==> raven: inputs <==
Design FFT_TOB, start of the top module:
module FFT_TOB  # ( parameter   DEPTH_BUTTER_ONE    = 8    ,
                                DEPTH_BUTTER_TWO    = 4    ,
                                DEPTH_BUTTER_THREE  = 2    ,
                                DEPTH_BTTER_FOUR    = 1    ,  
                                WIDTH               = 16   ,
                                STAGES              = 6    ,
                                FIXED_POINT         = 11   )
( 
input     wire    signed      [WIDTH-1:0]     Input_re          ,
input     wire    signed      [WIDTH-1:0]     Input_Im          ,
input     wire                                cordic_Valid      ,
input     wire                                clk               ,
input     wire                                rst               ,
output    wire    signed      [WIDTH-1:0]     Output_FFT_Re     ,
output    wire    signed      [WIDTH-1:0]     Output_FFT_Im     ,
output    wire                                Data_Valid    
);
export LEC_CHECK = 0
export CAP_MARGIN = 20
export CELL_PAD_IN_SITES_GLOBAL_PLACEMENT = 2
export CORE_MARGIN = 2
export CORE_UTILIZATION = 40
export CTS_CLUSTER_DIAMETER = 391
export CTS_CLUSTER_SIZE = 14
export HOLD_SLACK_MARGIN = 0.11
export MAX_ROUTING_LAYER = met4
export PLACE_DENSITY = 0.93
export SLEW_MARGIN = 20
export TNS_END_PERCENT = 55
create_clock -name core_clock -period 24.2 [get_ports {clk}]
run.sh (not shown) runs the stock make flow with config.mk's settings and CLKGATE_MAP_FILE=.
==> violet (differences from raven) <==
==> flow/config.mk (replaced) <==
export PLATFORM = sky130hd
export DESIGN_NAME = FFT_TOB
export DESIGN_NICKNAME = FFT_TOB
export VERILOG_FILES = /design/flow/design.v
export SDC_FILE = /design/flow/constraint.sdc
export NUM_CORES = 4
export LEC_CHECK = 0
export ABC_AREA = 1
export CAP_MARGIN = 20
export CORE_ASPECT_RATIO = 1.05
export CORE_MARGIN = 2
export CORE_UTILIZATION = 72
export CTS_CLUSTER_DIAMETER = 31
export CTS_CLUSTER_SIZE = 72
export GPL_ROUTABILITY_DRIVEN = 1
export HOLD_SLACK_MARGIN = -0.08
export MAX_ROUTING_LAYER = met4
export MIN_ROUTING_LAYER = met1
export PLACE_DENSITY_LB_ADDON = 0.21
export SETUP_SLACK_MARGIN = 3.54
export SLEW_MARGIN = 25
export TNS_END_PERCENT = 5
==> flow/constraint.sdc (replaced) <==
create_clock -name core_clock -period 23.2 [get_ports {clk}]
set_input_delay 4.6400 -clock core_clock [delete_from_list [all_inputs] [get_ports {clk}]]
set_output_delay 4.6400 -clock core_clock [all_outputs]
set_load 0.01 [all_outputs]
==> pepper (differences from raven) <==
==> flow/config.mk (replaced) <==
export PLATFORM = sky130hd
export DESIGN_NAME = FFT_TOB
export DESIGN_NICKNAME = FFT_TOB
export VERILOG_FILES = /design/flow/design.v
export SDC_FILE = /design/flow/constraint.sdc
export NUM_CORES = 4
export LEC_CHECK = 0
export ABC_AREA = 1
export CAP_MARGIN = 20
export CELL_PAD_IN_SITES_DETAIL_PLACEMENT = 1
export CORE_ASPECT_RATIO = 1.44
export CORE_MARGIN = 8
export CORE_UTILIZATION = 67
export GPL_TIMING_DRIVEN = 0
export MIN_ROUTING_LAYER = met2
export SETUP_SLACK_MARGIN = -1.3
export SLEW_MARGIN = 30
==> flow/constraint.sdc (replaced) <==
create_clock -name core_clock -period 31.6 [get_ports {clk}]
set_input_delay 6.3200 -clock core_clock [delete_from_list [all_inputs] [get_ports {clk}]]
set_output_delay 6.3200 -clock core_clock [all_outputs]
set_load 0.01 [all_outputs]
==> sierra (differences from raven) <==
==> flow/config.mk (replaced) <==
export PLATFORM = sky130hd
export DESIGN_NAME = FFT_TOB
export DESIGN_NICKNAME = FFT_TOB
export VERILOG_FILES = /design/flow/design.v
export SDC_FILE = /design/flow/constraint.sdc
export NUM_CORES = 4
export LEC_CHECK = 0
export ABC_AREA = 0
export CAP_MARGIN = 20
export CORE_ASPECT_RATIO = 1.05
export CORE_MARGIN = 2
export CORE_UTILIZATION = 72
export CTS_CLUSTER_DIAMETER = 27
export CTS_CLUSTER_SIZE = 72
export GPL_ROUTABILITY_DRIVEN = 1
export HOLD_SLACK_MARGIN = 0.28
export MAX_ROUTING_LAYER = met4
export MIN_ROUTING_LAYER = met1
export PLACE_DENSITY_LB_ADDON = 0.0
export SETUP_SLACK_MARGIN = 4.67
export SLEW_MARGIN = 25
export TNS_END_PERCENT = 80
==> flow/constraint.sdc (replaced) <==
create_clock -name core_clock -period 15.8 [get_ports {clk}]
set_input_delay 3.1600 -clock core_clock [delete_from_list [all_inputs] [get_ports {clk}]]
set_output_delay 3.1600 -clock core_clock [all_outputs]
set_load 0.01 [all_outputs]
==> results <==
sierra aborted during clock tree synthesis (4_1_cts) (DPL-0033). pepper never finished: it broke off in detailed placement (3_5_place_dp). raven produced a layout that fails on setup timing. violet did not get past global routing (5_1_grt), error GRT-0232.
In pepper the synthesized cell count is higher than in raven, by 17%.
In raven the synthesized area is smaller than in pepper, by about 0.8%.
Die area: raven > pepper > violet > sierra.
